==> flow/run.sh <==
#!/bin/bash
# the make line also repeats each setting of config.mk as NAME=value (left out here)
make -C /OpenROAD-flow-scripts/flow DESIGN_CONFIG=/design/flow/config.mk WORK_HOME=/design/flow/orfs CLKGATE_MAP_FILE= finish
==> flow/config.mk <==
export PLATFORM = sky130hd
export DESIGN_NAME = cordic_final
export DESIGN_NICKNAME = cordic_final
export VERILOG_FILES = /design/flow/design.v
export SDC_FILE = /design/flow/constraint.sdc
export NUM_CORES = 4
export LEC_CHECK = 0
export ABC_AREA = 0
export CAP_MARGIN = 25
export CORE_ASPECT_RATIO = 1.15
export CORE_MARGIN = 2
export CORE_UTILIZATION = 33
export CTS_CLUSTER_SIZE = 44
export GPL_ROUTABILITY_DRIVEN = 1
export MIN_ROUTING_LAYER = met1
export PLACE_DENSITY_LB_ADDON = 0.19
export SLEW_MARGIN = 35
export TNS_END_PERCENT = 70
==> flow/constraint.sdc <==
create_clock -name core_clock -period 6.35 [get_ports {clk}]
set_input_delay 1.2700 -clock core_clock [delete_from_list [all_inputs] [get_ports {clk}]]
set_output_delay 1.2700 -clock core_clock [all_outputs]
set_load 0.01 [all_outputs]
==> flow/design.v <==
(* keep_hierarchy = "yes", use_dsp = "yes" *)
module cordic_final #(
    parameter WIDTH = 32,          
    parameter FRAC = 14,           
    parameter ITER = 16,           
    parameter LOG_ITER = 4,         
    parameter POST_STAGES = 5       
)
(
    input wire                    clk,
    input wire                    rst_n,        
    input wire                    start,        
    input wire signed [WIDTH-1:0] x_in,         
    input wire                    func_select,  
    output reg                    busy,         
    output reg                    done,         
    output reg signed [WIDTH:0] result       
);
    localparam signed [WIDTH-1:0] ONE_Q = (1 << FRAC);         
    localparam signed [WIDTH-1:0] ONE_Q_1 = ONE_Q >> 1;         
    localparam signed [WIDTH-1:0] K_INV_SCALED = 16'sd19784;    
    wire [5:0] shift_lut [0:ITER-1];
    wire signed [WIDTH-1:0] atanh_lut [0:ITER-1];
    reg signed [WIDTH-1:0] x_pipe [0:ITER];
    reg signed [WIDTH-1:0] y_pipe [0:ITER];
    reg signed [WIDTH-1:0] z_pipe [0:ITER];
    reg valid_pipe [0:ITER];
    reg signed [WIDTH-1:0] x_input_pipe [0:POST_STAGES-1];
    reg signed [WIDTH-1:0] y_result_pipe [0:POST_STAGES-1];
    reg func_select_pipe [0:POST_STAGES-1];
    reg valid_post_pipe [0:POST_STAGES-1];
    reg signed [2*WIDTH-1:0] x_squared_pipe [0:POST_STAGES-1];
    reg signed [2*WIDTH-1:0] coeff_term_pipe [0:POST_STAGES-1];
    reg signed [WIDTH-1:0] one_minus_approx_pipe [0:POST_STAGES-1];
    reg signed [2*WIDTH-1:0] final_product_pipe [0:POST_STAGES-1];
    reg signed [WIDTH-1:0] extracted_result_pipe [0:POST_STAGES-1];
    reg [1:0] state, next_state;
    reg [LOG_ITER:0] stage_counter;
    localparam [1:0] IDLE = 2'b00;
    localparam [1:0] PROCESS = 2'b01;
    localparam [1:0] OUTPUT = 2'b10;
    reg signed [WIDTH-1:0] x_input_stored;  
    reg                    func_select_stored;
    integer i;
    assign shift_lut[0]  = 6'd1;   assign shift_lut[1]  = 6'd2;   assign shift_lut[2]  = 6'd3;   assign shift_lut[3]  = 6'd4;
    assign shift_lut[4]  = 6'd4;   assign shift_lut[5]  = 6'd5;   assign shift_lut[6]  = 6'd6;   assign shift_lut[7]  = 6'd7;
    assign shift_lut[8]  = 6'd8;   assign shift_lut[9]  = 6'd9;   assign shift_lut[10] = 6'd10;  assign shift_lut[11] = 6'd11;
    assign shift_lut[12] = 6'd12;  assign shift_lut[13] = 6'd13;  assign shift_lut[14] = 6'd13;  assign shift_lut[15] = 6'd14;
    assign atanh_lut[0]  = 16'sd9000;   assign atanh_lut[1]  = 16'sd4185;   assign atanh_lut[2]  = 16'sd2059;   assign atanh_lut[3]  = 16'sd1025;
    assign atanh_lut[4]  = 16'sd1025;   assign atanh_lut[5]  = 16'sd512;    assign atanh_lut[6]  = 16'sd256;    assign atanh_lut[7]  = 16'sd128;
    assign atanh_lut[8]  = 16'sd64;     assign atanh_lut[9]  = 16'sd32;     assign atanh_lut[10] = 16'sd16;     assign atanh_lut[11] = 16'sd8;
    assign atanh_lut[12] = 16'sd4;      assign atanh_lut[13] = 16'sd2;      assign atanh_lut[14] = 16'sd2;      assign atanh_lut[15] = 16'sd1;
    genvar stage;
    generate 
        for (stage = 0; stage < ITER; stage = stage + 1) 
        begin : cordic_pipeline
            wire z_positive;
            wire [5:0] current_shift;
            wire signed [WIDTH-1:0] x_shifted;
            wire signed [WIDTH-1:0] y_shifted;
            wire signed [WIDTH-1:0] atanh_val;
            assign z_positive = ~z_pipe[stage][WIDTH-1];
            assign current_shift = shift_lut[stage];
            assign x_shifted = x_pipe[stage] >>> current_shift;
            assign y_shifted = y_pipe[stage] >>> current_shift;
            assign atanh_val = atanh_lut[stage];
            always @(posedge clk or negedge rst_n) begin
                if (!rst_n) begin
                    x_pipe[stage+1] <= {WIDTH{1'b0}};
                    y_pipe[stage+1] <= {WIDTH{1'b0}};
                    z_pipe[stage+1] <= {WIDTH{1'b0}};
                    valid_pipe[stage+1] <= 1'b0;
                end else begin
                    (* use_dsp = "yes" *) x_pipe[stage+1] <= z_positive ? (x_pipe[stage] + y_shifted) : (x_pipe[stage] - y_shifted);
                    (* use_dsp = "yes" *) y_pipe[stage+1] <= z_positive ? (y_pipe[stage] + x_shifted) : (y_pipe[stage] - x_shifted);
                    (* use_dsp = "yes" *) z_pipe[stage+1] <= z_positive ? (z_pipe[stage] - atanh_val) : (z_pipe[stage] + atanh_val);
                    valid_pipe[stage+1] <= valid_pipe[stage];
                end
            end
        end
    endgenerate
    always @(posedge clk or negedge rst_n) begin
        if (!rst_n) begin
            x_input_pipe[0] <= {WIDTH{1'b0}};
            y_result_pipe[0] <= {WIDTH{1'b0}};
            func_select_pipe[0] <= 1'b0;
            valid_post_pipe[0] <= 1'b0;
            x_squared_pipe[0] <= {(2*WIDTH){1'b0}};
        end else begin
            x_input_pipe[0] <= x_input_stored;
            y_result_pipe[0] <= y_pipe[ITER];
            func_select_pipe[0] <= func_select_stored;
            valid_post_pipe[0] <= valid_pipe[ITER];
            (* use_dsp = "yes" *) x_squared_pipe[0] <= $signed(x_input_stored) * $signed(x_input_stored);
        end
    end
    always @(posedge clk or negedge rst_n) begin
        if (!rst_n) begin
            x_input_pipe[1] <= {WIDTH{1'b0}};
            y_result_pipe[1] <= {WIDTH{1'b0}};
            func_select_pipe[1] <= 1'b0;
            valid_post_pipe[1] <= 1'b0;
            coeff_term_pipe[1] <= {(2*WIDTH){1'b0}};
        end else begin
            x_input_pipe[1] <= x_input_pipe[0];
            y_result_pipe[1] <= y_result_pipe[0];
            func_select_pipe[1] <= func_select_pipe[0];
            valid_post_pipe[1] <= valid_post_pipe[0];
            (* use_dsp = "yes" *) coeff_term_pipe[1] <= (x_squared_pipe[0] * 23900) >>> 30;
        end
    end
    always @(posedge clk or negedge rst_n) begin
        if (!rst_n) begin
            x_input_pipe[2] <= {WIDTH{1'b0}};
            y_result_pipe[2] <= {WIDTH{1'b0}};
            func_select_pipe[2] <= 1'b0;
            valid_post_pipe[2] <= 1'b0;
            one_minus_approx_pipe[2] <= {WIDTH{1'b0}};
        end else begin
            x_input_pipe[2] <= x_input_pipe[1];
            y_result_pipe[2] <= y_result_pipe[1];
            func_select_pipe[2] <= func_select_pipe[1];
            valid_post_pipe[2] <= valid_post_pipe[1];
            (* use_dsp = "yes" *) one_minus_approx_pipe[2] <= ONE_Q - coeff_term_pipe[1][WIDTH-1:0];
        end
    end
    always @(posedge clk or negedge rst_n) begin
        if (!rst_n) begin
            x_input_pipe[3] <= {WIDTH{1'b0}};
            y_result_pipe[3] <= {WIDTH{1'b0}};
            func_select_pipe[3] <= 1'b0;
            valid_post_pipe[3] <= 1'b0;
            final_product_pipe[3] <= {(2*WIDTH){1'b0}};
        end else begin
            x_input_pipe[3] <= x_input_pipe[2];
            y_result_pipe[3] <= y_result_pipe[2];
            func_select_pipe[3] <= func_select_pipe[2];
            valid_post_pipe[3] <= valid_post_pipe[2];
            (* use_dsp = "yes" *) final_product_pipe[3] <= $signed(y_result_pipe[2]) * $signed(one_minus_approx_pipe[2]);
        end
    end
    always @(posedge clk or negedge rst_n) begin
        if (!rst_n) begin
            x_input_pipe[4] <= {WIDTH{1'b0}};
            y_result_pipe[4] <= {WIDTH{1'b0}};
            func_select_pipe[4] <= 1'b0;
            valid_post_pipe[4] <= 1'b0;
            extracted_result_pipe[4] <= {WIDTH{1'b0}};
        end else begin
            x_input_pipe[4] <= x_input_pipe[3];
            y_result_pipe[4] <= y_result_pipe[3];
            func_select_pipe[4] <= func_select_pipe[3];
            valid_post_pipe[4] <= valid_post_pipe[3];
            (* use_dsp = "yes" *) extracted_result_pipe[4] <= final_product_pipe[3] >>> FRAC;
        end
    end
    always @(*) begin
        case (state)
            IDLE: next_state = start ? PROCESS : IDLE;
            PROCESS: next_state = (stage_counter >= ITER + POST_STAGES + 3) ? OUTPUT : PROCESS; 
            OUTPUT: next_state = IDLE;
            default: next_state = IDLE;
        endcase
    end  
    always @(posedge clk or negedge rst_n) begin
        if (!rst_n) begin
            state <= IDLE;
            busy <= 1'b0;
            done <= 1'b0;
            result <= {WIDTH{1'b0}};
            stage_counter <= {(LOG_ITER+1){1'b0}};
            x_pipe[0] <= {WIDTH{1'b0}};
            y_pipe[0] <= {WIDTH{1'b0}};
            z_pipe[0] <= {WIDTH{1'b0}};
            valid_pipe[0] <= 1'b0;
            x_input_stored <= {WIDTH{1'b0}};
            func_select_stored <= 1'b0;
        end else begin
            state <= next_state;
            done <= 1'b0;  
            case (state)
                IDLE: begin
                    busy <= 1'b0;
                    stage_counter <= {(LOG_ITER+1){1'b0}};
                    if (start) begin
                        x_pipe[0] <= K_INV_SCALED;  
                        y_pipe[0] <= {WIDTH{1'b0}}; 
                        func_select_stored <= func_select;
                        if (func_select) begin  
                            z_pipe[0] <= x_in; 
                            x_input_stored <= x_in;
                        end else begin  
                            z_pipe[0] <= $signed(x_in) >>> 1; 
                            x_input_stored <= $signed(x_in) >>> 1;
                        end
                        valid_pipe[0] <= 1'b1;
                        busy <= 1'b1;
                        stage_counter <= {(LOG_ITER+1){1'b0}};
                    end
                end
                PROCESS: begin
                    stage_counter <= stage_counter + 1'b1;
                end
                OUTPUT: begin
                    busy <= 1'b0;
                    if (valid_post_pipe[POST_STAGES-1]) begin
                        if (func_select_pipe[POST_STAGES-1]) begin
                            result <= extracted_result_pipe[POST_STAGES-1];
                        end else begin
                            result <= (extracted_result_pipe[POST_STAGES-1] + ONE_Q) >>> 1;
                        end
                        done <= 1'b1;
                    end
                end
                default: begin
                    state <= IDLE;
                end
            endcase
        end
    end
endmodule                      
==> results.tsv, run 1 <==
metric	value	unit
dp_hpwl	433	mm
antenna_found_initial	10	
syn-instance-count	19600	
muxShareOfSynthArea	0.815	%
drc	0	
synth-edff-count	0	
htreeDepth	4	
reg2reg_depth	29	
rsz0062_at_grt	yes	
top_cell	inv_1	
adder_share	36.0	%
avgViaCountPerCell	4.76	
clk_path_buf_depth	4	
setup_tns	-54.46	ns
yosysSeqAreaShare	23.4	%
layout.nets	24800	
layout-area-overhead-vs-synth	16.3	%
post-route-period-util	125	%
critPathCaptureType	flop	
hold_viol	0	
initial_core_util	33.1	%
post-route-util	38.4	%
ys_cells	19600	
grt_max_degree	149	
setup_ws	-1.58	ns
critPathKind	flop to flop	
fill_cells	56500	
warnings	110	
skew	0.0896	ns
cts_root_buffer	clkbuf_16	
cts_buffers	211	
synth_top_area_share	23.4	%
rrSetupSlack	-1.58	ns
endpoint	x_squared_pipe[0][59]$_DFF_PN0_	
synthAoiAreaFrac	11.9	%
rows	295	
syn_area_per_cell	9.47	um2
first_pass_iters	5	
tightest_slew	0.867	ns
die_h	807	um
grt_pass1_vias	142000	
crit_arrival	8.70	ns
core	0.560	mm2
ant_nets	0	
ys_warn_count	14	
synthTopCellsByArea	dfrtp_1 23%, fa_1 23%, ha_1 13%	
worst_ep_required_time	7.13	ns
yosysChipArea	0.185	mm2
grt_pass1_wl	814	mm
grt_overflow	0	
start_kind	flop	
hold_class	input pin to asynchronous set/reset pin	
synth_xor_xnor_area_share	8.70	%
cpMaxStageDelayCell	fa_1	
ys_dominant_reg_cell	dfrtp_1	
drt_iter0_drc	5744	
cts_num_sinks	1733	
setup_violations	70	
path_depth	29	
dieWidth	703	um
place_area	0.204	mm2
cts.hold.buffers_added	0	
period_minus_slack	7.93	ns
fin_area	0.215	mm2
slowest_delay	0.53	ns
slew_viol_final	0	
outcome	finished with violations	
routed_wl	518	mm
ys_async_sr_fraction	100	%
synthesis.nets	23600	
syn_area	0.185	mm2
cp-startpoint	z_pipe[0][2]$_DFFE_PN0P_	
post-place-ws	-2.15	ns
crit_fanout	5	
track_usage	18.2	%
cpMostUsedCell	fa_1	
numPortBuffers	70	
violations	negative setup slack	
vias	135000	
ys_top_cells_by_count	2951 x inv_1, 2145 x fa_1, 1900 x ha_1	
simple_gate_area_share	12.3	%
ys_seq_elements	1733	
critPathTopFamily	adder cells	
max_cap_violations	0	
rr_endpoint	x_squared_pipe[0][59]$_DFF_PN0_	
clock.fmax	0.126	GHz
post_drt_wl_per_cell	18.3	um
ios	71	
top_area_cell	dfrtp_1	
topCombFamilyByArea	adder cells	
max-slew-margin-rel	41.7	%
cts_tree	built	
synthDistinctLibCells	88	
path_buffers	8	
clk_latency	0.95	ns
r2r_start	z_pipe[0][2]$_DFFE_PN0P_	
gp_congestion	0.890	
die_area	0.567	mm2
cts.reportedPaths.clkPinSlew	0.06	ns
## timing repair
action / 4_1_cts / 5_1_grt
gates resized: 471 / 190
pin swaps: 266 / 185
cloned: 1 / 2
buffers inserted: 134 / 49
endpoints found under the setup margin: 87 / 94
## layout make-up
type / instances / area [um2] / share of cell area, %
multi-input cells: 14400 / 131000 / 61.0
flip-flops and latches: 1733 / 43400 / 20.2
repair buffers: 1420 / 13000 / 6.03
inverters: 2962 / 11200 / 5.20
well taps: 7425 / 9290 / 4.31
clock buffers: 279 / 5910 / 2.74
clock inverters: 101 / 1250 / 0.580
diodes: 2 / 5.00 / 0.00232
## layer usage
| layer | wire [um] | share of wire (%) | vias to the layer above | GRT usage [%] |
|---|---|---|---|---|
| met5 | 13 | 0.0025 | - | 0 |
| met1 | 221000 | 43 | 66400 | 22.6 |
| li1 | - | - | 66100 | - |
| met4 | 16300 | 3.2 | 2 | 5.14 |
| met3 | 13800 | 2.7 | 633 | 1.55 |
| met2 | 267000 | 52 | 1654 | 33.4 |
## per-stage QoR
step / std cells / hold slack, ns
floorplan: 19600 / 0.331
global placement: 27800 / 0.332
detailed placement: 27800 / 0.335
CTS: 28300 / 0.103
global route: 28400 / 0.136
finish: 28400 / 0.197
==> run 2, diff against run 1 <==
ABC_AREA = default   (was 0)
CAP_MARGIN = 20   (was 25)
CORE_ASPECT_RATIO = default   (was 1.15)
CORE_UTILIZATION = 47   (was 33)
CTS_CLUSTER_SIZE = default   (was 44)
GPL_ROUTABILITY_DRIVEN = default   (was 1)
MIN_ROUTING_LAYER = default   (was met1)
PLACE_DENSITY_LB_ADDON = default   (was 0.19)
SLEW_MARGIN = 20   (was 35)
TNS_END_PERCENT = default   (was 70)
clock period = 12.1 ns   (was 6.35 ns; I/O delays follow)
==> results.tsv, run 2 <==
metric	value	unit	change
ios	71		unchanged
ys_async_sr_fraction	100	%	unchanged
clock.fmax	0.0979	GHz	-22%
critPathCaptureType	flop		
syn-instance-count	19600		unchanged
rows	230		-22%
ant_nets	0		unchanged
ys_cells	19600		unchanged
simple_gate_area_share	12.3	%	unchanged
rsz0062_at_grt	no		
setup_tns	0	ns	+54.46 ns
antenna_found_initial	6		-4
top_area_cell	dfrtp_1		
slew_viol_final	0		unchanged
synthDistinctLibCells	88		unchanged
endpoint	x_squared_pipe[0][59]$_DFF_PN0_		
clk_latency	0.95	ns	about the same
htreeDepth	4		unchanged
synthAoiAreaFrac	11.9	%	unchanged
post_cts_buffers	0		-100%
period_minus_slack	10.21	ns	+2.29 ns
track_usage	23.2	%	+5.0 points
top_cell	inv_1		
avgViaCountPerCell	5.28		+11%
worst_hold_slack	0.325	ns	+0.128 ns
max_cap_violations	0		unchanged
rrSetupSlack	1.89	ns	+3.46 ns
core	0.393	mm2	-30%
hold_class	flop to flop		
synthesis.nets	23600		unchanged
topCombFamilyByArea	adder cells		
critPathTopFamily	adder cells		
yosysSeqAreaShare	23.4	%	unchanged
yosysChipArea	0.185	mm2	unchanged
whs_endpoint	func_select_pipe[3]$_DFF_PN0_		
syn_area	0.185	mm2	unchanged
layout.nets	23600		-4.8%
min_delay_path_depth	0		
first_pass_iters	5		unchanged
cts_buffers	205		-2.8%
adder_share	36.0	%	unchanged
ys_seq_elements	1733		unchanged
cpMostUsedCell	fa_1		
cts.reportedPaths.clkPinSlew	0.06	ns	about the same
grt_overflow	0		unchanged
reg2reg_depth	30		+3.4%
vias	132000		-2.3%
ys_warn_count	14		unchanged
crit_fanout	20		+15
ys_dominant_reg_cell	dfrtp_1		
setup_violations	0		-100%
post_drt_wl_per_cell	18.3	um	+0.44%
numPortBuffers	70		unchanged
max-slew-margin-rel	23.1	%	-19 points
warnings	126		+15%
routed_wl	458	mm	-12%
skew	0.0694	ns	-0.0202 ns
layout-area-overhead-vs-synth	7.58	%	
cts_root_buffer	clkbuf_16		
crit_arrival	10.96	ns	+2.26 ns
path_depth	30		+3.4%
hold_viol	0		unchanged
synth_xor_xnor_area_share	8.70	%	unchanged
synth-edff-count	0		unchanged
cts.hold.buffers_added	0		unchanged
drc	0		unchanged
synth_top_area_share	23.4	%	unchanged
gp_congestion	0.909		+2.2%
path_buffers	5		-3
dp_hpwl	367	mm	-15%
slowest_delay	0.84	ns	+0.31 ns
grt_max_degree	177		+19%
cpMaxStageDelayCell	clkinv_1		
dieWidth	632	um	-10%
worst_ep_required_time	12.85	ns	+5.72 ns
muxShareOfSynthArea	0.815	%	unchanged
die_area	0.399	mm2	-30%
outcome	timing/DRC/antenna clean		
cp-startpoint	z_pipe[0][10]$_DFFE_PN0P_		
tightest_slew	1.15	ns	+0.286 ns
r2r_start	z_pipe[0][10]$_DFFE_PN0P_		
syn_area_per_cell	9.47	um2	unchanged
cts_tree	built		
rr_endpoint	x_squared_pipe[0][59]$_DFF_PN0_		
grt_pass1_vias	135000		-5.0%
start_kind	flop		
ys_top_cells_by_count	2951 x inv_1, 2145 x fa_1, 1900 x ha_1		
clk_path_buf_depth	4		unchanged
grt_pass1_wl	743	mm	-8.7%
cts_num_sinks	1733		unchanged
synthTopCellsByArea	dfrtp_1 23%, fa_1 23%, ha_1 13%		
cts_resized	0		-100%
hold_start	func_select_pipe[2]$_DFF_PN0_		
post-route-period-util	84.4	%	-40 points
die_h	632	um	-22%
initial_core_util	47.2	%	+14 points
critPathKind	flop to flop		
drt_iter0_drc	7827		+36%
run 2: through the flow:
stage               std cells  area (um2)  setup WS [ns]  util (%)
floorplan               19600      185000           3.30         -
global placement        24600      192000           2.11      49.0
detailed placement      24600      192000           2.01      49.0
CTS                     24900      199000           1.99      50.8
global route            24900      199000           1.44      50.8
finish                  24900      199000           1.89      50.8
run 2: metal layers:
metal | global-route usage [%] | part of all wire [%] | vias up
met3 | 2.80 | 4.9 | 663
met2 | 38.2 | 46 | 2653
met4 | 6.66 | 3.1 | 0
met5 | 0 | 0 | -
met1 | 32.2 | 46 | 64600
li1 | - | - | 63800
run 2: area by class of cell:
class                           count  area (um2)
Antenna cell                        5        12.5
Multi-Input combinational cell  14400      129000
Timing Repair Buffer              231        2030
Clock buffer                      271        5770
Sequential cell                  1733       43400
Fill cell                       36500      193000
Inverter                         2962       11100
Clock inverter                     96        1280
Tap cell                         5220        6530
==> run 3, diff against run 2 <==
CORE_UTILIZATION = 60   (was 47)
clock period = 8.37 ns   (was 12.1 ns; I/O delays follow)
==> results.tsv, run 3 <==
metric	value	unit	change
outcome	timing/DRC/antenna clean		
grt_overflow	0		unchanged
place_area	0.194	mm2	+1.1%
rr_endpoint	x_squared_pipe[0][59]$_DFF_PN0_		
ant_nets	0		unchanged
layout-area-overhead-vs-synth	8.83	%	
final_cells	24300		-2.8%
first_pass_iters	6		+1
reg2reg_depth	29		-3.3%
drc	0		unchanged
fin_area	0.202	mm2	+1.2%
synth_xor_xnor_area_share	8.70	%	unchanged
synthTopCellsByArea	dfrtp_1 23%, fa_1 23%, ha_1 13%		
syn_area	0.185	mm2	unchanged
ys_warn_count	14		unchanged
grt_pass1_wl	763	mm	+2.8%
cts_num_sinks	1733		unchanged
ys_async_sr_fraction	100	%	unchanged
die_area	0.313	mm2	-22%
antenna_found_initial	15		+9
synthesis.nets	23600		unchanged
critPathKind	flop to flop		
whs_endpoint	z_pipe[8][1]$_DFF_PN0_		
post-route-util	65.7	%	+15 points
met2WireLength	230	mm	+8.6%
syn_area_per_cell	9.47	um2	unchanged
hold_class	flop to flop		
tightest_slew	1.20	ns	+0.0511 ns
ys_cells	19600		unchanged
ios	71		unchanged
max_cap_violations	0		unchanged
top_area_cell	dfrtp_1		
crit_arrival	8.93	ns	-2.03 ns
top_cell	inv_1		
path_depth	29		-3.3%
cpMaxStageDelayCell	fa_1		
min_delay_path_depth	0		unchanged
vias	135000		+2.5%
synthAoiAreaFrac	11.9	%	unchanged
numPortBuffers	70		unchanged
synthDistinctLibCells	88		unchanged
dp_hpwl	394	mm	+7.4%
worst_ep_required_time	9.13	ns	-3.72 ns
setup_violations	0		unchanged
topCombFamilyByArea	adder cells		
path_buffers	8		+3
endpoint	x_squared_pipe[0][59]$_DFF_PN0_		
clk_latency	0.90	ns	-0.05 ns
critPathCaptureType	flop		
period_minus_slack	8.18	ns	-2.04 ns
initial_core_util	60.4	%	+13 points
layout.nets	24100		+1.8%
cp-startpoint	z_pipe[0][13]$_DFFE_PN0P_		
htreeDepth	4		unchanged
hold_start	z_pipe[7][1]$_DFF_PN0_		
cpMostUsedCell	fa_1		
track_usage	30.9	%	+7.7 points
core	0.307	mm2	-22%
max-slew-margin-rel	17.5	%	-5.6 points
muxShareOfSynthArea	0.815	%	unchanged
cts_buffers	200		-2.4%
die_h	560	um	-11%
cts.reportedPaths.clkPinSlew	0.06	ns	about the same
yosysChipArea	0.185	mm2	unchanged
dieWidth	560	um	-11%
clock.fmax	0.122	GHz	+25%
synth-edff-count	0		unchanged
drt_iter0_drc	8305		+6.1%
slew_viol_final	0		unchanged
avgViaCountPerCell	5.57		+5.5%
start_kind	flop		
crit_fanout	7		-65%
gp_congestion	0.988		+8.7%
warnings	114		-9.5%
rows	203		-12%
cts_root_buffer	clkbuf_16		
post-route-period-util	97.7	%	+13 points
grt_pass1_vias	138000		+2.0%
yosysSeqAreaShare	23.4	%	unchanged
ys_seq_elements	1733		unchanged
grt_max_degree	153		-14%
ys_top_cells_by_count	2951 x inv_1, 2145 x fa_1, 1900 x ha_1		
rrSetupSlack	0.19	ns	-1.69 ns
r2r_start	z_pipe[0][13]$_DFFE_PN0P_		
clk_path_buf_depth	4		unchanged
drt-met1-wl	203	mm	-3.0%
skew	0.0667	ns	-0.00271 ns
cts_tree	built		
top_layer_used	met5		
ys_dominant_reg_cell	dfrtp_1		
synth_top_area_share	23.4	%	unchanged
worst_hold_slack	0.310	ns	-0.0143 ns
post_drt_wl_per_cell	19.7	um	+7.2%
simple_gate_area_share	12.3	%	unchanged
routed_wl	477	mm	+4.3%
adder_share	36.0	%	unchanged
syn-instance-count	19600		unchanged
critPathTopFamily	adder cells		
wl_met3	20.5	mm	-7.9%
rsz0062_at_grt	yes		
slowest_delay	0.53	ns	-0.31 ns
dp_cells	23900		-2.8%
hold_viol	0		unchanged
[run 3: cell type report]
class | instances | area (um2)
repair buffers | 653 | 5590
flip-flops and latches | 1733 | 43400
well taps | 4100 | 5130
fillers | 25500 | 105000
clock buffers | 270 | 5740
inverters | 2962 | 11100
multi-input cells | 14400 | 129000
diodes | 9 | 22.5
clock inverters | 97 | 1240
[run 3: repair_timing]
item,4_1_cts,5_1_grt
endpoints found under the setup margin,11,20
setup buffers,0,1
gates resized,13,68
pin swaps,1,7
hold buffers,0,0
[run 3: metrics by stage]
step                      setup TNS [ns]  setup slack [ns]
final                                  0             0.194
after global routing              -0.131            -0.131
after floorplan                        0          0.000759
after global placement             -1.11            -0.246
after CTS                              0            0.0143
after detailed placement           -1.82            -0.322
[run 3: layer usage]
metal,vias up,global-route usage [%]
met1,66600,40.7
met5,-,0
met4,6,12.9
met3,842,2.89
met2,2955,52.4
li1,64700,-
==> run 4, diff against run 3 <==
CAP_MARGIN = 5   (was 20)
CORE_UTILIZATION = 72   (was 60)
CTS_CLUSTER_DIAMETER = 42   (was default)
HOLD_SLACK_MARGIN = -0.08   (was default)
PLACE_DENSITY = 0.64   (was default)
SETUP_SLACK_MARGIN = 2.56   (was default)
clock period = 9.44 ns   (was 8.37 ns; I/O delays follow)
==> results.tsv, run 4 <==
metric	value	unit	change
dieWidth	511	um	-8.7%
rsz0062_at_grt	yes		
first_pass_iters	7		+1
drc	0		unchanged
crit_fanout	14		+7
clock.fmax	0.122	GHz	+0.14%
numPortBuffers	70		unchanged
reg2reg_depth	28		-3.4%
critPathCaptureType	flop		
cpMaxStageDelayCell	fa_1		
post-route-period-util	86.5	%	-11 points
worst_hold_slack	0.330	ns	+0.0197 ns
rrSetupSlack	1.28	ns	+1.08 ns
synthDistinctLibCells	88		unchanged
cp-startpoint	z_pipe[0][6]$_DFFE_PN0P_		
top_area_cell	dfrtp_1		
synth_xor_xnor_area_share	8.70	%	unchanged
rows	186		-8.4%
ios	71		unchanged
topCombFamilyByArea	adder cells		
vias	140000		+3.5%
ys_cells	19600		unchanged
layout-area-overhead-vs-synth	10.7	%	
ys_dominant_reg_cell	dfrtp_1		
critPathTopFamily	adder cells		
clk_path_buf_depth	4		unchanged
simple_gate_area_share	12.3	%	unchanged
tightest_slew	1.14	ns	-0.0675 ns
start_kind	flop		
period_minus_slack	8.16	ns	-0.0117 ns
critPathKind	flop to flop		
initial_core_util	72.3	%	+12 points
grt_overflow	0		unchanged
cts_tree	built		
synth_top_area_share	23.4	%	unchanged
die_h	511	um	-8.7%
synth-edff-count	0		unchanged
path_buffers	5		-3
htreeDepth	5		+1
hold_viol	0		unchanged
drt_iter0_drc	10600		+28%
ys_async_sr_fraction	100	%	unchanged
die_area	0.261	mm2	-17%
yosysChipArea	0.185	mm2	unchanged
rr_endpoint	x_squared_pipe[0][59]$_DFF_PN0_		
avgViaCountPerCell	5.93		+6.6%
slowest_delay	0.58	ns	+0.05 ns
antenna_found_initial	5		-10
synthAoiAreaFrac	11.9	%	unchanged
ys_warn_count	14		unchanged
setup_tns	0	ns	unchanged
post_drt_wl_per_cell	20.1	um	+2.1%
skew	0.0537	ns	-0.0130 ns
cts_buffers	265		+33%
cpMostUsedCell	fa_1		
ant_nets	0		unchanged
hold_start	z_pipe[5][8]$_DFF_PN0_		
synthTopCellsByArea	dfrtp_1 23%, fa_1 23%, ha_1 13%		
track_usage	36.0	%	+5.1 points
syn_area_per_cell	9.47	um2	unchanged
grt_pass1_wl	754	mm	-1.3%
syn_area	0.185	mm2	unchanged
ys_top_cells_by_count	2951 x inv_1, 2145 x fa_1, 1900 x ha_1		
yosysSeqAreaShare	23.4	%	unchanged
dp_hpwl	361	mm	-8.5%
muxShareOfSynthArea	0.815	%	unchanged
clk_latency	0.91	ns	about the same
worst_ep_required_time	10.20	ns	+1.07 ns
syn-instance-count	19600		unchanged
layout.nets	24000		-0.14%
cts_num_sinks	1733		unchanged
routed_wl	473	mm	-0.90%
setup_violations	0		unchanged
warnings	122		+7.0%
grt_pass1_vias	145000		+5.0%
hold_class	flop to flop		
ys_seq_elements	1733		unchanged
endpoint	x_squared_pipe[0][59]$_DFF_PN0_		
top_cell	inv_1		
synthesis.nets	23600		unchanged
r2r_start	z_pipe[0][6]$_DFFE_PN0P_		
grt_max_degree	158		+3.3%
cts.reportedPaths.clkPinSlew	0.06	ns	about the same
cts_root_buffer	clkbuf_16		
slew_viol_final	0		unchanged
min_delay_path_depth	0		unchanged
max_cap_violations	0		unchanged
adder_share	36.0	%	unchanged
gp_congestion	0.957		-3.1%
core	0.256	mm2	-16%
whs_endpoint	z_pipe[6][8]$_DFF_PN0_		
crit_arrival	8.92	ns	about the same
outcome	timing/DRC/antenna clean		
max-slew-margin-rel	23.3	%	+5.8 points
path_depth	28		-3.4%
-- run 4: layout make-up --
| class | instances | area (um2) |
|---|---|---|
| diodes | 4 | 10.0 |
| well taps | 3384 | 4230 |
| repair buffers | 554 | 5540 |
| multi-input cells | 14400 | 131000 |
| fillers | 16600 | 51300 |
| clock buffers | 310 | 7060 |
| clock inverters | 172 | 2230 |
| flip-flops and latches | 1733 | 43600 |
| inverters | 2962 | 11300 |
-- run 4: routing by layer --
layer	up-vias	track usage [%]	share of wire (%)
li1	64600	-	-
met1	68600	45.9	39
met2	5089	60.6	48
met3	1470	6.00	7.2
met4	2	16.2	5.4
met5	-	0	0.0042
-- run 4: what timing repair did --
item	in CTS	in global routing
setup endpoints to repair	78	67
gates cloned	1	5
hold buffers	0	0
buffers inserted	191	104
resized	420	279
pin swaps	153	207
-- run 4: per-stage QoR --
step / worst slack (ns) / cells / util [%] / instance area (um2)
2_1_floorplan: 1.41 / 19600 / - / 186000
3_3_place_gp: 0.624 / 22800 / 74.3 / 190000
3_5_place_dp: 0.549 / 22800 / 74.3 / 190000
4_1_cts: 1.48 / 23400 / 79.1 / 203000
5_1_grt: 1.10 / 23500 / 80.0 / 205000
6_report: 1.28 / 23500 / 80.0 / 205000
==> run 5, diff against run 4 <==
CAP_MARGIN = 20   (was 5)
CELL_PAD_IN_SITES_DETAIL_PLACEMENT = 2   (was default)
CELL_PAD_IN_SITES_GLOBAL_PLACEMENT = 3   (was default)
CORE_UTILIZATION = 21   (was 72)
CTS_CLUSTER_DIAMETER = 171   (was 42)
GPL_ROUTABILITY_DRIVEN = 0   (was default)
HOLD_SLACK_MARGIN = 0.23   (was -0.08)
MAX_ROUTING_LAYER = met5   (was default)
PLACE_DENSITY = default   (was 0.64)
SETUP_SLACK_MARGIN = 1.54   (was 2.56)
clock period = 12.0 ns   (was 9.44 ns; I/O delays follow)
==> results.tsv, run 5 <==
metric	value	unit	change
outcome	timing/DRC/antenna clean		
cpMaxStageDelayCell	fa_2		
routed_wl	616	mm	+30%
rrSetupSlack	2.27	ns	+0.99 ns
worst_hold_slack	0.285	ns	-0.0449 ns
critPathTopFamily	adder cells		
start_kind	flop		
ys_warn_count	14		unchanged
cts_num_sinks	1733		unchanged
r2r_start	z_pipe[0][31]$_DFFE_PN0P_		
drc	0		unchanged
cts.reportedPaths.clkPinSlew	0.07	ns	about the same
grt_overflow	0		unchanged
cts_tree	built		
rr_endpoint	x_squared_pipe[0][59]$_DFF_PN0_		
tightest_slew	1.10	ns	-0.0372 ns
setup_violations	0		unchanged
ys_dominant_reg_cell	dfrtp_1		
dieWidth	943	um	+84%
die_area	0.889	mm2	+240%
slew_viol_final	0		unchanged
critPathKind	flop to flop		
crit_arrival	10.50	ns	+1.58 ns
topCombFamilyByArea	adder cells		
grt_pass1_wl	961	mm	+27%
hold_viol	0		unchanged
htreeDepth	4		-1
slowest_delay	0.93	ns	+0.35 ns
synthTopCellsByArea	dfrtp_1 23%, fa_1 23%, ha_1 13%		
ios	71		unchanged
ys_seq_elements	1733		unchanged
simple_gate_area_share	12.3	%	unchanged
min_delay_path_depth	0		unchanged
crit_fanout	31		+17
muxShareOfSynthArea	0.815	%	unchanged
avgViaCountPerCell	4.30		-27%
yosysSeqAreaShare	23.4	%	unchanged
rsz0062_at_grt	no		
skew	0.108	ns	+0.0544 ns
post-route-util	23.7	%	-56 points
worst_ep_required_time	12.77	ns	+2.57 ns
ys_top_cells_by_count	2951 x inv_1, 2145 x fa_1, 1900 x ha_1		
cpMostUsedCell	fa_1		
dp_hpwl	511	mm	+42%
initial_core_util	21.0	%	-51 points
layout-area-overhead-vs-synth	12.7	%	
synth_top_area_share	23.4	%	unchanged
numPortBuffers	70		unchanged
rows	345		+85%
syn_area	0.185	mm2	unchanged
warnings	110		-9.8%
grt_pass1_vias	155000		+7.4%
ant_nets	0		unchanged
post-route-period-util	81.1	%	-5.4 points
first_pass_iters	5		-2
synthesis.nets	23600		unchanged
antenna_found_initial	39		+34
core	0.881	mm2	+240%
path_buffers	6		+1
ys_cells	19600		unchanged
cts.hold.buffers_added	0		unchanged
ys_async_sr_fraction	100	%	unchanged
drt_iter0_drc	4456		-58%
vias	135000		-3.2%
top_area_cell	dfrtp_1		
top_cell	inv_1		
max_cap_violations	0		unchanged
synth-edff-count	0		unchanged
post-place-ws	1.92	ns	+1.37 ns
reg2reg_depth	27		-3.6%
hold_start	z_pipe[9][4]$_DFF_PN0_		
synthAoiAreaFrac	11.9	%	unchanged
path_depth	27		-3.6%
setup_tns	0	ns	unchanged
period_minus_slack	9.73	ns	+1.57 ns
yosysChipArea	0.185	mm2	unchanged
whs_endpoint	z_pipe[10][4]$_DFF_PN0_		
max-slew-margin-rel	26.3	%	+3.0 points
post_drt_wl_per_cell	19.6	um	-2.4%
endpoint	x_squared_pipe[0][59]$_DFF_PN0_		
synth_xor_xnor_area_share	8.70	%	unchanged
cts_buffers	228		-14%
layout.nets	23700		-1.3%
syn-instance-count	19600		unchanged
clock.fmax	0.103	GHz	-16%
clk_path_buf_depth	4		unchanged
setup_ws	2.27	ns	+0.991 ns
cts_root_buffer	clkbuf_16		
syn_area_per_cell	9.47	um2	unchanged
grt_max_degree	139		-12%
clk_latency	1.01	ns	+0.10 ns
cp-startpoint	z_pipe[0][31]$_DFFE_PN0P_		
track_usage	13.7	%	-22 points
adder_share	36.0	%	unchanged
die_h	943	um	+84%
hold_class	flop to flop		
synthDistinctLibCells	88		unchanged
critPathCaptureType	flop		
==> run 5: layout make-up <==
class                   instances  area, um2
multi-input cells           14400     129000
fillers                     99200     672000
flip-flops and latches       1733      43400
well taps                   11600      14500
clock buffers                 302       6380
diodes                          6       15.0
clock inverters               121       1730
inverters                    2962      11100
repair buffers                270       2330
==> run 5: stage by stage <==
step | instance area (um2) | std cells
finish | 209000 | 31400
detailed placement | 200000 | 31000
global route | 209000 | 31400
global placement | 200000 | 31000
CTS | 209000 | 31400
floorplan | 185000 | 19600
==> run 5: repair_timing <==
| action | CTS | global route |
|---|---|---|
| gates resized | 0 | 2 |
| setup buffers | 0 | 0 |
| setup endpoints to repair | 0 | 1 |
==> run 5: per-layer routing <==
| metal | up-vias | GRT usage [%] | share of wire, % |
|---|---|---|---|
| li1 | 63800 | - | - |
| met1 | 70000 | 19.1 | 49 |
| met2 | 965 | 23.4 | 47 |
| met3 | 486 | 1.39 | 2.4 |
| met4 | 10 | 2.29 | 1.8 |
| met5 | - | 0 | 0.011 |
==> run 6, diff against run 5 <==
CELL_PAD_IN_SITES_DETAIL_PLACEMENT = 1   (was 2)
CELL_PAD_IN_SITES_GLOBAL_PLACEMENT = default   (was 3)
CORE_ASPECT_RATIO = 1.65   (was default)
CTS_CLUSTER_DIAMETER = default   (was 171)
CTS_CLUSTER_SIZE = 42   (was default)
GPL_ROUTABILITY_DRIVEN = default   (was 0)
GPL_TIMING_DRIVEN = 0   (was default)
HOLD_SLACK_MARGIN = default   (was 0.23)
MAX_ROUTING_LAYER = met4   (was met5)
PLACE_DENSITY_LB_ADDON = 0.03   (was default)
SETUP_SLACK_MARGIN = default   (was 1.54)
TNS_END_PERCENT = 35   (was default)
clock period = 10.5 ns   (was 12.0 ns; I/O delays follow)
==> results.tsv, run 6 <==
metric	value	unit	change
vias	135000		-0.35%
dp_hpwl	633	mm	+24%
top_area_cell	dfrtp_1		
start_kind	flop		
warnings	138		+25%
ys_async_sr_fraction	100	%	unchanged
cts.hold.buffers_added	0		unchanged
synthTopCellsByArea	dfrtp_1 23%, fa_1 23%, ha_1 13%		
layout.nets	24000		+1.2%
clock.fmax	0.0997	GHz	-2.9%
yosysSeqAreaShare	23.4	%	unchanged
min_delay_path_depth	0		unchanged
grt_max_degree	122		-12%
clk_latency	1.00	ns	about the same
r2r_start	z_pipe[0][7]$_DFFE_PN0P_		
syn_area_per_cell	9.47	um2	unchanged
outcome	timing/DRC/antenna clean		
synthesis.nets	23600		unchanged
critPathTopFamily	adder cells		
adder_share	36.0	%	unchanged
skew	0.101	ns	-0.00668 ns
cts_root_buffer	clkbuf_16		
tightest_slew	1.17	ns	+0.0695 ns
rr_endpoint	x_squared_pipe[0][59]$_DFF_PN0_		
fill_cells	101000		+1.9%
die_h	1.21	mm	+28%
post-route-period-util	95.5	%	+14 points
ant_nets	0		unchanged
drt_iter0_drc	4231		-5.0%
slowest_delay	0.90	ns	-0.03 ns
grt_overflow	0		unchanged
critPathCaptureType	flop		
setup_violations	0		unchanged
cts_num_sinks	1733		unchanged
grt_pass1_wl	1090	mm	+14%
worst_hold_slack	0.296	ns	+0.0106 ns
cpMostUsedCell	fa_1		
grt_pass1_vias	157000		+1.2%
max_cap_violations	0		unchanged
slew_viol_final	0		unchanged
dieWidth	735	um	-22%
cts_tree	built		
reg2reg_depth	31		+15%
avgViaCountPerCell	4.25		-1.1%
numPortBuffers	69		-1.4%
critPathKind	flop to flop		
final_cells	31700		+0.78%
simple_gate_area_share	12.3	%	unchanged
ys_seq_elements	1733		unchanged
period_minus_slack	10.03	ns	+0.296 ns
hold_viol	0		unchanged
whs_endpoint	extracted_result_pipe[4][20]$_DFF_PN0_		
cpMaxStageDelayCell	clkbuf_1		
cp-startpoint	z_pipe[0][7]$_DFFE_PN0P_		
synth_xor_xnor_area_share	8.70	%	unchanged
ys_warn_count	14		unchanged
rows	443		+28%
setup_tns	0	ns	unchanged
rrSetupSlack	0.47	ns	-1.80 ns
hold_class	flop to flop		
routed_wl	742	mm	+20%
synth-edff-count	0		unchanged
crit_arrival	10.77	ns	+0.27 ns
ys_dominant_reg_cell	dfrtp_1		
drc	0		unchanged
core	0.880	mm2	about the same
syn_area	0.185	mm2	unchanged
crit_fanout	10		-68%
ys_cells	19600		unchanged
worst_ep_required_time	11.24	ns	-1.53 ns
die_area	0.890	mm2	about the same
muxShareOfSynthArea	0.815	%	unchanged
synth_top_area_share	23.4	%	unchanged
cts.reportedPaths.clkPinSlew	0.08	ns	about the same
rsz0062_at_grt	no		
htreeDepth	4		unchanged
yosysChipArea	0.185	mm2	unchanged
antenna_found_initial	34		-13%
topCombFamilyByArea	adder cells		
ios	71		unchanged
initial_core_util	21.0	%	about the same
syn-instance-count	19600		unchanged
first_pass_iters	5		unchanged
path_buffers	10		+4
endpoint	x_squared_pipe[0][59]$_DFF_PN0_		
path_depth	31		+15%
layout-area-overhead-vs-synth	13.1	%	
hold_start	final_product_pipe[3][34]$_DFF_PN0_		
synthDistinctLibCells	88		unchanged
max-slew-margin-rel	22.1	%	-4.2 points
clk_path_buf_depth	4		unchanged
dp_cells	31200		+0.72%
synthAoiAreaFrac	11.9	%	unchanged
ys_top_cells_by_count	2951 x inv_1, 2145 x fa_1, 1900 x ha_1		
top_cell	inv_1		
gp_congestion	0.831		
track_usage	17.1	%	+3.4 points
cts_buffers	223		-2.2%
post_drt_wl_per_cell	23.4	um	+19%
run 6: routing by layer:
| layer | vias to the layer above | track usage (%) | wire [um] |
|---|---|---|---|
| li1 | 64400 | - | - |
| met1 | 68600 | 16.8 | 266000 |
| met2 | 1065 | 35.2 | 438000 |
| met3 | 711 | 0.834 | 10000 |
| met4 | 0 | 5.33 | 28000 |
| met5 | - | - | 0 |
run 6: cell type report:
| class | instances | area [um2] | share of cell area (%) |
|---|---|---|---|
| diodes | 41 | 103 | 0.0490 |
| plain buffers | 429 | 1820 | 0.871 |
| clock buffers | 297 | 6150 | 2.94 |
| clock inverters | 108 | 1440 | 0.686 |
| inverters | 2962 | 11100 | 5.32 |
| multi-input cells | 14400 | 129000 | 61.7 |
| flip-flops and latches | 1733 | 43400 | 20.7 |
| well taps | 11600 | 14500 | 6.91 |
| repair buffers | 123 | 1720 | 0.822 |
run 6: through the flow:
step	area (um2)	setup WS (ns)	utilization, %
2_1_floorplan	185000	1.70	-
4_1_cts	209000	-0.0119	23.8
3_3_place_gp	200000	-83.06	22.8
5_1_grt	209000	0.000967	23.8
6_report	209000	0.471	23.8
3_5_place_dp	202000	-1.42	22.9
run 6: what timing repair did:
| item | CTS | global route |
|---|---|---|
| setup endpoints to repair | 22 | 7 |
| pin swaps | 1 | 2 |
| endpoints found under the hold margin | 0 | 0 |
| gates resized | 52 | 65 |
| buffers inserted | 1 | 9 |
==> run 7, diff against run 6 <==
CELL_PAD_IN_SITES_DETAIL_PLACEMENT = default   (was 1)
CORE_ASPECT_RATIO = default   (was 1.65)
CORE_UTILIZATION = 44   (was 21)
CTS_CLUSTER_DIAMETER = 400   (was default)
CTS_CLUSTER_SIZE = default   (was 42)
GPL_TIMING_DRIVEN = default   (was 0)
MAX_ROUTING_LAYER = default   (was met4)
PLACE_DENSITY_LB_ADDON = default   (was 0.03)
TNS_END_PERCENT = default   (was 35)
clock period = 8.69 ns   (was 10.5 ns; I/O delays follow)
==> results.tsv, run 7 <==
metric	value	unit	change
outcome	timing/DRC/antenna clean		
cts_tree	built		
whs_endpoint	valid_post_pipe[2]$_DFF_PN0_		
fin_area	0.201	mm2	-4.0%
first_pass_iters	6		+1
drt_iter0_drc	8137		+92%
syn-instance-count	19600		unchanged
path_depth	30		-3.2%
ys_cells	19600		unchanged
clk_path_buf_depth	4		unchanged
cts.reportedPaths.clkPinSlew	0.07	ns	about the same
post-place-ws	0.0797	ns	+1.50 ns
routed_wl	461	mm	-38%
min_delay_path_depth	0		unchanged
dp_cells	25000		-20%
cpMostUsedCell	fa_1		
cp-startpoint	z_pipe[0][16]$_DFFE_PN0P_		
cpMaxStageDelayCell	fa_1		
cts.hold.buffers_added	0		unchanged
ios	71		unchanged
htreeDepth	4		unchanged
grt_pass1_wl	746	mm	-32%
top_area_cell	dfrtp_1		
vias	132000		-1.8%
synth_top_area_share	23.4	%	unchanged
avgViaCountPerCell	5.21		+22%
core	0.420	mm2	-52%
rrSetupSlack	0.28	ns	-0.19 ns
setup_violations	0		unchanged
cts_root_buffer	clkbuf_16		
rows	238		-46%
endpoint	x_squared_pipe[0][59]$_DFF_PN0_		
layout.nets	23800		-0.71%
grt_max_degree	165		+35%
post_drt_wl_per_cell	18.1	um	-22%
grt_overflow	0		unchanged
period_minus_slack	8.41	ns	-1.62 ns
setup_tns	0	ns	unchanged
max_cap_violations	0		unchanged
synthDistinctLibCells	88		unchanged
slowest_delay	0.60	ns	-0.30 ns
ys_seq_elements	1733		unchanged
die_h	653	um	-46%
topCombFamilyByArea	adder cells		
fill_cells	39500		-61%
place_area	0.194	mm2	-3.8%
post-route-period-util	96.8	%	+1.3 points
clk_latency	0.94	ns	-0.06 ns
ys_top_cells_by_count	2951 x inv_1, 2145 x fa_1, 1900 x ha_1		
cts_num_sinks	1733		unchanged
muxShareOfSynthArea	0.815	%	unchanged
gp_congestion	0.926		+12%
numPortBuffers	70		+1.4%
max-slew-margin-rel	29.2	%	+7.1 points
die_area	0.426	mm2	-52%
syn_area_per_cell	9.47	um2	unchanged
yosysChipArea	0.185	mm2	unchanged
rsz0062_at_grt	yes		
clock.fmax	0.119	GHz	+19%
synthAoiAreaFrac	11.9	%	unchanged
top_cell	inv_1		
cts_buffers	207		-7.2%
simple_gate_area_share	12.3	%	unchanged
hold_class	flop to flop		
ys_dominant_reg_cell	dfrtp_1		
ant_nets	0		unchanged
rr_endpoint	x_squared_pipe[0][59]$_DFF_PN0_		
grt_pass1_vias	136000		-13%
reg2reg_depth	30		-3.2%
yosysSeqAreaShare	23.4	%	unchanged
synth_xor_xnor_area_share	8.70	%	unchanged
drc	0		unchanged
syn_area	0.185	mm2	unchanged
crit_fanout	6		-4
critPathKind	flop to flop		
setup_ws	0.280	ns	-0.191 ns
critPathCaptureType	flop		
ys_warn_count	14		unchanged
r2r_start	z_pipe[0][16]$_DFFE_PN0P_		
crit_arrival	9.18	ns	-1.59 ns
warnings	118		-14%
tightest_slew	1.05	ns	-0.114 ns
ys_async_sr_fraction	100	%	unchanged
synthesis.nets	23600		unchanged
path_buffers	6		-4
layout-area-overhead-vs-synth	8.59	%	
antenna_found_initial	2		-94%
track_usage	21.8	%	+4.7 points
dieWidth	653	um	-11%
final_cells	25400		-20%
critPathTopFamily	adder cells		
hold_start	valid_post_pipe[1]$_DFF_PN0_		
synth-edff-count	0		unchanged
hold_viol	0		unchanged
start_kind	flop		
initial_core_util	44.1	%	+23 points
worst_ep_required_time	9.46	ns	-1.78 ns
synthTopCellsByArea	dfrtp_1 23%, fa_1 23%, ha_1 13%		
dp_hpwl	379	mm	-40%
skew	0.0859	ns	-0.0155 ns
adder_share	36.0	%	unchanged
slew_viol_final	0		unchanged
==> run 7: repair_timing <==
action,in CTS,in global routing
hold endpoints to repair,0,0
setup buffers,0,0
gates resized,0,33
endpoints found under the setup margin,0,16
==> run 7: area by class of cell <==
| type | instances | area, um2 | share of cell area, % |
|---|---|---|---|
| Timing Repair Buffer | 398 | 3410 | 1.69 |
| Sequential cell | 1733 | 43400 | 21.6 |
| Inverter | 2962 | 11100 | 5.53 |
| Clock buffer | 289 | 6020 | 3.00 |
| Multi-Input combinational cell | 14400 | 129000 | 64.2 |
| Antenna cell | 3 | 7.51 | 0.00373 |
| Clock inverter | 77 | 1100 | 0.549 |
| Tap cell | 5520 | 6910 | 3.43 |
==> run 7: per-stage QoR <==
stage               hold WS (ns)  util (%)
floorplan                  0.331         -
finish                     0.262      47.9
global placement           0.332      46.2
CTS                        0.259      47.9
global route               0.260      47.9
detailed placement         0.335      46.2
==> run 7: layer usage <==
layer  track usage, %  up-vias  routed length [um]
li1                 -    64100                   -
met1             29.9    65000              210000
met2             36.4     2683              216000
met3             2.56      676               21100
met4             6.32        0               14700
met5                0        -                   0
==> run 8, diff against run 7 <==
ABC_AREA = 1   (was default)
CORE_UTILIZATION = 72   (was 44)
CTS_CLUSTER_DIAMETER = 233   (was 400)
CTS_CLUSTER_SIZE = 23   (was default)
PLACE_DENSITY_LB_ADDON = 0.07   (was default)
SETUP_SLACK_MARGIN = 1.02   (was default)
clock period = 3.52 ns   (was 8.69 ns; I/O delays follow)
==> results.tsv, run 8 <==
metric	value	unit	change
outcome	aborted with a tool error		
failed_stage	global routing		
error	[ERROR GRT-0232] Routing congestion too high. Check the congestion heatmap in the GUI.		
ys_top_cells_by_count	5217 x inv_1, 5121 x nand2_1, 2145 x fa_1		
top_cell	inv_1		
ys_dominant_reg_cell	dfrtp_1		
cts_num_sinks	1733		unchanged
synthTopCellsByArea	dfrtp_1 21%, fa_1 21%, ha_1 12%		
die_area	0.290	mm2	-32%
htreeDepth	3		-1
syn_area	0.206	mm2	+11%
gp_congestion	1.07		+16%
numPortBuffers	70		unchanged
ys_cells	25700		+32%
simple_gate_area_share	17.1	%	+4.8 points
synthDistinctLibCells	76		-14%
ys_seq_elements	1733		unchanged
initial_core_util	72.2	%	+28 points
ys_warn_count	14		unchanged
dieWidth	538	um	-18%
syn_area_per_cell	7.99	um2	-16%
synth_xor_xnor_area_share	8.06	%	-0.64 points
dp_hpwl	555	mm	+47%
topCombFamilyByArea	adder cells		
synth-edff-count	0		unchanged
adder_share	32.4	%	-3.6 points
ys_async_sr_fraction	100	%	unchanged
syn-instance-count	25700		+32%
place_area	0.231	mm2	+19%
synth_top_area_share	21.1	%	-2.3 points
clk_path_buf_depth	4		unchanged
ios	71		unchanged
rows	196		-18%
top_area_cell	dfrtp_1		
synthAoiAreaFrac	11.0	%	-0.89 points
cts_buffers	89		-57%
cts_root_buffer	clkbuf_16		
synthesis.nets	29800		+26%
die_h	538	um	-18%
grt_overflow	1296		
core	0.285	mm2	-32%
track_usage	62.3	%	
muxShareOfSynthArea	0	%	-0.82 points
yosysChipArea	0.206	mm2	+11%
yosysSeqAreaShare	21.1	%	-2.3 points
-- run 8: what timing repair did --
action | CTS
gates cloned | 16
endpoints found under the setup margin | 1053
resized | 622
endpoints found under the hold margin | 58
hold buffers | 1
pin swaps | 306
buffers inserted | 137
-- run 8: metal layers --
layer,GRT overflow,global-route usage [%]
met4,462,54.3
met5,8,21.2
met1,41,67.1
met3,67,38.8
met2,718,82.8
-- run 8: stage by stage --
stage | TNS, ns | worst slack [ns] | cells
3_3_place_gp | -312.91 | -3.71 | 31500
3_5_place_dp | -341.85 | -3.83 | 31500
2_1_floorplan | -251.79 | -3.65 | 25700
4_1_cts | -328.06 | -3.48 | 31800
==> run 9, diff against run 8 <==
CAP_MARGIN = 35   (was 20)
CELL_PAD_IN_SITES_DETAIL_PLACEMENT = 0   (was default)
CORE_ASPECT_RATIO = 1.02   (was default)
CORE_UTILIZATION = 40   (was 72)
CTS_CLUSTER_DIAMETER = default   (was 233)
CTS_CLUSTER_SIZE = default   (was 23)
GPL_ROUTABILITY_DRIVEN = 0   (was default)
HOLD_SLACK_MARGIN = 0.02   (was default)
PLACE_DENSITY_LB_ADDON = default   (was 0.07)
SETUP_SLACK_MARGIN = 1.81   (was 1.02)
SLEW_MARGIN = 5   (was 20)
TNS_END_PERCENT = 5   (was default)
clock period = 9.92 ns   (was 3.52 ns; I/O delays follow)
==> results.tsv, run 9 <==
metric	value	unit	change
hold_viol	0		
critPathCaptureType	flop		
reg2reg_depth	25		
ys_seq_elements	1733		unchanged
tightest_slew	1.03	ns	
min_delay_path_depth	0		
grt_max_degree	171		
adder_share	32.4	%	unchanged
outcome	timing/DRC/antenna clean		
slowest_delay	0.89	ns	
crit_fanout	21		
cts_root_buffer	clkbuf_16		
synth_xor_xnor_area_share	8.06	%	unchanged
post-route-period-util	80.3	%	
syn_area_per_cell	7.99	um2	unchanged
initial_core_util	40.1	%	-32 points
cpMostUsedCell	fa_1		
track_usage	24.0	%	
critPathTopFamily	adder cells		
synthDistinctLibCells	76		unchanged
top_cell	inv_1		
routed_wl	630	mm	
hold_class	flop to flop		
hold_start	y_result_pipe[0][12]$_DFF_PN0_		
die_area	0.520	mm2	+79%
layout-area-overhead-vs-synth	8.17	%	
syn-instance-count	25700		unchanged
crit_arrival	8.73	ns	
dieWidth	714	um	+33%
synthesis.nets	29800		unchanged
cp-startpoint	z_pipe[0][13]$_DFFE_PN0P_		
ys_top_cells_by_count	5217 x inv_1, 5121 x nand2_1, 2145 x fa_1		
topCombFamilyByArea	adder cells		
vias	170000		
max_cap_violations	0		
syn_area	0.206	mm2	unchanged
post-place-ws	1.56	ns	+5.39 ns
post_drt_wl_per_cell	19.2	um	
yosysSeqAreaShare	21.1	%	unchanged
ios	71		unchanged
die_h	728	um	+35%
r2r_start	z_pipe[0][13]$_DFFE_PN0P_		
dp_hpwl	525	mm	-5.5%
whs_endpoint	y_result_pipe[1][12]$_DFF_PN0_		
antenna_found_initial	43		
worst_ep_required_time	10.68	ns	
cts_buffers	206		+130%
slew_viol_final	0		
synth-edff-count	0		unchanged
period_minus_slack	7.97	ns	
start_kind	flop		
skew	0.100	ns	
ys_cells	25700		unchanged
rrSetupSlack	1.95	ns	
path_buffers	7		
rsz0062_at_grt	yes		
numPortBuffers	70		unchanged
cts.reportedPaths.clkPinSlew	0.08	ns	
synthTopCellsByArea	dfrtp_1 21%, fa_1 21%, ha_1 12%		
setup_violations	0		
avgViaCountPerCell	5.19		
fill_cells	51500		
rows	266		+36%
synth_top_area_share	21.1	%	unchanged
clock.fmax	0.126	GHz	
cts_num_sinks	1733		unchanged
ys_dominant_reg_cell	dfrtp_1		
rr_endpoint	x_squared_pipe[0][46]$_DFF_PN0_		
ys_warn_count	14		unchanged
top_area_cell	dfrtp_1		
max-slew-margin-rel	30.7	%	
ant_nets	0		
cts_tree	built		
path_depth	25		
drt_iter0_drc	13400		
clk_path_buf_depth	4		unchanged
first_pass_iters	7		
synthAoiAreaFrac	11.0	%	unchanged
endpoint	x_squared_pipe[0][46]$_DFF_PN0_		
grt_pass1_wl	983	mm	
htreeDepth	4		+1
warnings	130		
cpMaxStageDelayCell	dfrtp_1		
grt_pass1_vias	172000		
yosysChipArea	0.206	mm2	unchanged
layout.nets	29900		
grt_overflow	0		
core	0.513	mm2	+80%
clk_latency	0.97	ns	
setup_tns	0	ns	
muxShareOfSynthArea	0	%	unchanged
ys_async_sr_fraction	100	%	unchanged
cts.hold.buffers_added	0		-1
setup_ws	1.95	ns	
drc	0		
critPathKind	flop to flop		
simple_gate_area_share	17.1	%	unchanged
==> run 9: final cells by class <==
class	count	area [um2]	area share, %
flip-flops and latches	1733	43400	19.5
multi-input cells	18400	141000	63.4
diodes	32	80.1	0.0360
repair buffers	252	2590	1.16
clock buffers	268	5680	2.55
inverters	5233	19700	8.83
clock inverters	107	1410	0.633
well taps	6834	8550	3.84
==> run 9: routing by layer <==
metal  up-vias  share of wire [%]  routed length [um]  GRT usage, %
li1      80800                  -                   -             -
met1     82600                 42              263000          31.0
met2      5617                 47              295000          40.6
met3      1291                5.9               37300          2.63
met4         2                5.5               34700          11.1
met5         -             0.0016                  10             0
==> run 9: what timing repair did <==
| action | CTS | global route |
|---|---|---|
| setup buffers | 0 | 12 |
| endpoints found under the setup margin | 5 | 12 |
| pin swaps | 0 | 3 |
| gates resized | 3 | 11 |
==> run 9: metrics by stage <==
step	hold WS, ns	util, %	std cells	cell area [um2]
3_5_place_dp	0.335	41.9	32400	215000
2_1_floorplan	0.331	-	25700	206000
3_3_place_gp	0.331	41.8	32400	215000
4_1_cts	0.263	43.3	32800	222000
5_1_grt	0.287	43.3	32800	222000
6_report	0.258	43.4	32800	222000
==> run 10, diff against run 9 <==
CAP_MARGIN = 25   (was 35)
CELL_PAD_IN_SITES_DETAIL_PLACEMENT = 2   (was 0)
CORE_ASPECT_RATIO = 1.09   (was 1.02)
CTS_CLUSTER_DIAMETER = 181   (was default)
==> results.tsv, run 10 <==
metric	value	unit	change
outcome	aborted with a tool error		
failed_stage	global routing		
error	[ERROR GRT-0116] Global routing finished with congestion. Check the congestion regions in the DRC Viewer.		
rows	274		+3.0%
cts_num_sinks	1733		unchanged
synthDistinctLibCells	76		unchanged
synthTopCellsByArea	dfrtp_1 21%, fa_1 21%, ha_1 12%		
dieWidth	691	um	-3.2%
muxShareOfSynthArea	0	%	unchanged
die_h	753	um	+3.4%
ios	71		unchanged
topCombFamilyByArea	adder cells		
numPortBuffers	70		unchanged
ys_warn_count	14		unchanged
synthesis.nets	29800		unchanged
yosysSeqAreaShare	21.1	%	unchanged
syn-instance-count	25700		unchanged
track_usage	90.1	%	
ys_async_sr_fraction	100	%	unchanged
synth-edff-count	0		unchanged
synthAoiAreaFrac	11.0	%	unchanged
post-place-ws	0.522	ns	-1.04 ns
top_cell	inv_1		
dp_hpwl	1210	mm	+130%
core	0.512	mm2	-0.33%
simple_gate_area_share	17.1	%	unchanged
initial_core_util	40.2	%	+0.13 points
cts.hold.buffers_added	0		unchanged
syn_area_per_cell	7.99	um2	unchanged
clk_path_buf_depth	4		unchanged
ys_top_cells_by_count	5217 x inv_1, 5121 x nand2_1, 2145 x fa_1		
adder_share	32.4	%	unchanged
synth_top_area_share	21.1	%	unchanged
ys_dominant_reg_cell	dfrtp_1		
ys_cells	25700		unchanged
synth_xor_xnor_area_share	8.06	%	unchanged
yosysChipArea	0.206	mm2	unchanged
htreeDepth	4		unchanged
grt_overflow	35800		
ys_seq_elements	1733		unchanged
cts_root_buffer	clkbuf_16		
die_area	0.520	mm2	about the same
syn_area	0.206	mm2	unchanged
top_area_cell	dfrtp_1		
cts_buffers	217		+5.3%
[run 10: timing repair]
action / CTS
pin swaps: 12
setup endpoints to repair: 68
resized: 207
gates cloned: 0
setup buffers: 48
[run 10: through the flow]
stage	cell area, um2	cells
CTS	223000	32800
detailed placement	215000	32300
global placement	215000	32300
floorplan	206000	25700
[run 10: per-layer routing]
layer  GRT overflow  GRT usage, %
met5             90          62.2
met4           5560          91.1
met3           1626          75.1
met2          26500           113
met1           2051          82.4
